==> wip/willow <==
Design gemm_mem, start of the top module:
module gemm_mem(
  input wire clk,
  input wire rst,
  input wire out_rdy,
  input wire v0__read_req_rdy,
  input wire [31:0] v0__read_resp,
  input wire v0__read_resp_vld,
  input wire v0__write_completion_vld,
  input wire v0__write_req_rdy,
  input wire [31:0] v0_in,
  input wire v0_in_vld,
  input wire v1__read_req_rdy,
  input wire [31:0] v1__read_resp,
  input wire v1__read_resp_vld,
  input wire v1__write_completion_vld,
  input wire v1__write_req_rdy,
  input wire [31:0] v1_in,
  input wire v1_in_vld,
  input wire [31:0] C_rd_data,
  output wire [31:0] out,
  output wire out_vld,
  output wire [3:0] v0__read_req,
  output wire v0__read_req_vld,
  output wire v0__read_resp_rdy,
  output wire v0__write_completion_rdy,
  output wire [35:0] v0__write_req,
  output wire v0__write_req_vld,
  output wire v0_in_rdy,
  output wire [3:0] v1__read_req,
  output wire v1__read_req_vld,
  output wire v1__read_resp_rdy,
  output wire v1__write_completion_rdy,
  output wire [35:0] v1__write_req,
  output wire v1__write_req_vld,
  output wire v1_in_rdy,
  output wire [3:0] C_rd_addr,
  output wire C_rd_en,
  output wire [3:0] C_wr_addr,
  output wire [31:0] C_wr_data,
  output wire C_wr_en
);
  function automatic [31:0] smul32b_32b_x_32b (input reg [31:0] lhs, input reg [31:0] rhs);
    reg signed [31:0] signed_lhs;
    reg signed [31:0] signed_rhs;
    reg signed [31:0] signed_result;
    begin
      signed_lhs = $signed(lhs);
      signed_rhs = $signed(rhs);
      signed_result = signed_lhs * signed_rhs;
      smul32b_32b_x_32b = $unsigned(signed_result);
    end
  endfunction
  wire [31:0] literal_11959 = 32'h0000_0000;
  wire [31:0] literal_11836 = 32'h0000_0000;
  wire [31:0] literal_11840 = 32'h0000_0000;
  wire [7:0] literal_11493;
  assign literal_11493 = {2'h0, 2'h3, 2'h2, 2'h1};
  reg ____for_5__last_iter_broke;
  reg ____for_4__last_iter_broke;
  reg ____for_2__last_iter_broke;
  reg ____for_3__last_iter_broke;
  reg [2:0] ____for_5_k;
  reg ____for_6__last_iter_broke;
  reg ____for_1__last_iter_broke;
  reg [2:0] ____for_4_j;
  reg [4:0] ____for_2__i;
  reg [2:0] ____for_3_i;
  reg [1:0] __this;
  reg [4:0] ____for_6__i;
  reg [4:0] ____for_1__i;
  reg [4:0] ____fsm_gemm_impl_state;
  reg ____fsm___for_5_loop_state_0;
  reg [4:0] p0_____fsm_gemm_impl_state__1;
  ...
==> flow/config.mk <==
export PLATFORM = sky130hd
export DESIGN_NAME = gemm_mem
export DESIGN_NICKNAME = gemm_mem
export VERILOG_FILES = /design/flow/design.v
export SDC_FILE = /design/flow/constraint.sdc
export NUM_CORES = 4
export LEC_CHECK = 0
export ABC_AREA = 1
export CAP_MARGIN = 20
export CORE_ASPECT_RATIO = 0.96
export CORE_MARGIN = 2
export CORE_UTILIZATION = 69
export CTS_CLUSTER_DIAMETER = 211
export CTS_CLUSTER_SIZE = 22
export MAX_ROUTING_LAYER = met4
export SETUP_SLACK_MARGIN = -0.67
export SLEW_MARGIN = 20
==> flow/constraint.sdc <==
create_clock -name core_clock -period 11.2 [get_ports {clk}]
set_input_delay 2.2400 -clock core_clock [delete_from_list [all_inputs] [get_ports {clk}]]
set_output_delay 2.2400 -clock core_clock [all_outputs]
set_load 0.01 [all_outputs]
run.sh (not shown) runs the stock make flow with config.mk's settings and CLKGATE_MAP_FILE=.
==> wip/sierra: changes against wip/willow <==
Settings changed: ABC_AREA 1 to default, CORE_ASPECT_RATIO 0.96 to default, CORE_UTILIZATION 69 to 40, CTS_CLUSTER_DIAMETER 211 to default, CTS_CLUSTER_SIZE 22 to default, MAX_ROUTING_LAYER met4 to default, SETUP_SLACK_MARGIN -0.67 to default.
==> flow/constraint.sdc (replaced) <==
create_clock -name core_clock -period 7.78 [get_ports {clk}]
set_input_delay 1.5560 -clock core_clock [delete_from_list [all_inputs] [get_ports {clk}]]
set_output_delay 1.5560 -clock core_clock [all_outputs]
set_load 0.01 [all_outputs]
==> wip/zinc: changes against wip/willow <==
Settings changed: CORE_UTILIZATION 69 to 65, CTS_CLUSTER_DIAMETER 211 to 29, CTS_CLUSTER_SIZE 22 to default, HOLD_SLACK_MARGIN from default to 0.3, SETUP_SLACK_MARGIN -0.67 to default.
==> flow/constraint.sdc (replaced) <==
create_clock -name core_clock -period 8.24 [get_ports {clk}]
set_input_delay 1.6480 -clock core_clock [delete_from_list [all_inputs] [get_ports {clk}]]
set_output_delay 1.6480 -clock core_clock [all_outputs]
set_load 0.01 [all_outputs]
==> summary of the runs <==
Between wip/willow and wip/zinc, the lower final cell count is in wip/willow (gap about 2.5%, measured against wip/zinc).
Against wip/willow, the synthesized cell count of wip/sierra is lower by about 20%.
Against wip/zinc, the non-clock buffer count of wip/willow is lower by 24.
The lowest hold slack belongs to wip/zinc, the highest to wip/willow.
Of wip/willow and wip/sierra, wip/willow has the higher first-iteration DRC count (gap 50%, measured against wip/sierra).
Global-route usage, lowest first: wip/sierra, wip/willow, wip/zinc.
Count of clock-buffer cells in the layout, highest first: wip/zinc, wip/sierra, wip/willow.
The highest routed wire length belongs to wip/zinc, the lowest to wip/willow.
Power: wip/zinc > wip/sierra > wip/willow.
Clock skew, highest first: wip/zinc, wip/willow, wip/sierra.
==> figures <==
metric                                                                                                        wip/sierra         wip/willow                         wip/zinc
Final-layout clock buffer total                                                                                       39                 15                               65
Reg2Reg Capture Point                                                                                  p1_smul_11826[31]  p1_smul_11826[29]                p1_smul_11826[29]
Setup slack of the critical path after layout                                                                     531 ps            3690 ps                          1040 ps
Number of gates on the worst path with buffers counted                                                                22                  9                               26
Clock transition at the register clock pins on the worst setup and hold paths after CTS                            60 ps              90 ps                            50 ps
Worst path slowest cell                                                                                          dfxtp_1    clkdlybuf4s50_1                          dfxtp_1
Fill cell instance count of the final layout                                                                        7022               3322                             3428
Outcome                                                                                         timing/DRC/antenna clean  timing/DRC/antenna clean         timing/DRC/antenna clean
Critical Path AT                                                                                                 7750 ps            5270 ps                          7670 ps
Count of buffering cells on the critical path with inverters included                                                  3                  4                                7
Drt via density                                                                                                     5.04               5.43                             5.36
Worst setup endpoint                                                                                   p1_smul_11826[31]  v0__read_resp_rdy                p1_smul_11826[29]
Chip area estimate from yosys synthesis                                                                      28800 sq um        30100 sq um                      30100 sq um
Max VDD drop                                                                                                    0.156 mV          0.0848 mV                         0.159 mV
Ratio of layout area to synthesized area                                                                          1.184x             1.129x                           1.191x
Proportion of synthesized chip area in sequential cells                                                            0.171              0.163                            0.163
Leakage power                                                                                                    15.0 nW            18.8 nW                          19.7 nW
H-tree lvl count                                                                                                       1                  1                                2
Number of standard cells in the layout, taps in and fillers out                                                     4598               4944                             5069
Signal buf overhead                                                                                                0.114              0.107                            0.107
Crit. Startpoint                                                                         ____fsm___for_5_loop_state_2[6]  v0__read_resp_vld  ____fsm___for_5_loop_state_2[2]
Most popular library cell in the synthesized design by count                                                      and2_1              inv_1                            inv_1

---

==> build 4: inputs <==
Starting RTL as in the previous note.
make LEC_CHECK=0 ABC_AREA=0 CAP_MARGIN=20 CORE_MARGIN=2 CORE_UTILIZATION=72 CTS_CLUSTER_DIAMETER=393 CTS_CLUSTER_SIZE=99 SETUP_SLACK_MARGIN=0.83 SLEW_MARGIN=20 TNS_END_PERCENT=10 finish   # period 3.53 ns
==> build 18 (differences from build 4) <==
==> flow/config.mk (replaced) <==
export PLATFORM = sky130hd
export DESIGN_NAME = gemm_mem
export DESIGN_NICKNAME = gemm_mem
export VERILOG_FILES = /design/flow/design.v
export SDC_FILE = /design/flow/constraint.sdc
export NUM_CORES = 4
export LEC_CHECK = 0
export ABC_AREA = 1
export CAP_MARGIN = 20
export CORE_MARGIN = 2
export CORE_UTILIZATION = 68
export SETUP_SLACK_MARGIN = 1.22
export SLEW_MARGIN = 20
==> flow/constraint.sdc (replaced) <==
create_clock -name core_clock -period 4.32 [get_ports {clk}]
set_input_delay 0.8640 -clock core_clock [delete_from_list [all_inputs] [get_ports {clk}]]
set_output_delay 0.8640 -clock core_clock [all_outputs]
set_load 0.01 [all_outputs]
==> impl_metrics.json <==
{
  "met1_usage": 0.8482,
  "initial_core_util": 0.7276,
  "stop_stage": "5_1_grt",
  "ys_seq_share": 0.1711,
  "hpwl_um": 74050,
  "top_cells_by_count": "471 x and2_1, 455 x inv_1, 431 x nand2_1, 409 x fa_1, 246 x dfxtp_1",
  "mux_share": 0.01357,
  "firstError": "[ERROR GRT-0232] Routing congestion too high. Check the congestion heatmap in the GUI.",
  "post_cts_buffers": 18,
  "avgSynthCellArea_um2": 8.466,
  "status": "stopped before the end"
}
the above is filed under build 4

==> impl_metrics.json <==
{
  "status": "finished with violations",
  "violations": "setup timing",
  "setup_viol": 26,
  "final_critical_path_setup_slack_ns": -3.667,
  "grt_pass1_vias": 31330,
  "initial_core_util": 0.6859,
  "mux_share": 0,
  "top_cells_by_count": "1062 x inv_1, 904 x nand2_1, 409 x fa_1, 280 x nor2_1, 255 x a21oi_1",
  "hold_class": "flop to flop",
  "post_cts_buffers": 51,
  "clkCellAreaFrac": 0.02587,
  "met1_usage": 0.5175,
  "reg2reg_from": "____fsm___for_5_loop_state_2[21]",
  "avgSynthCellArea_um2": 7.190
}
the above is filed under build 18

No activity file was given, so power comes from the tool's default toggle rates.
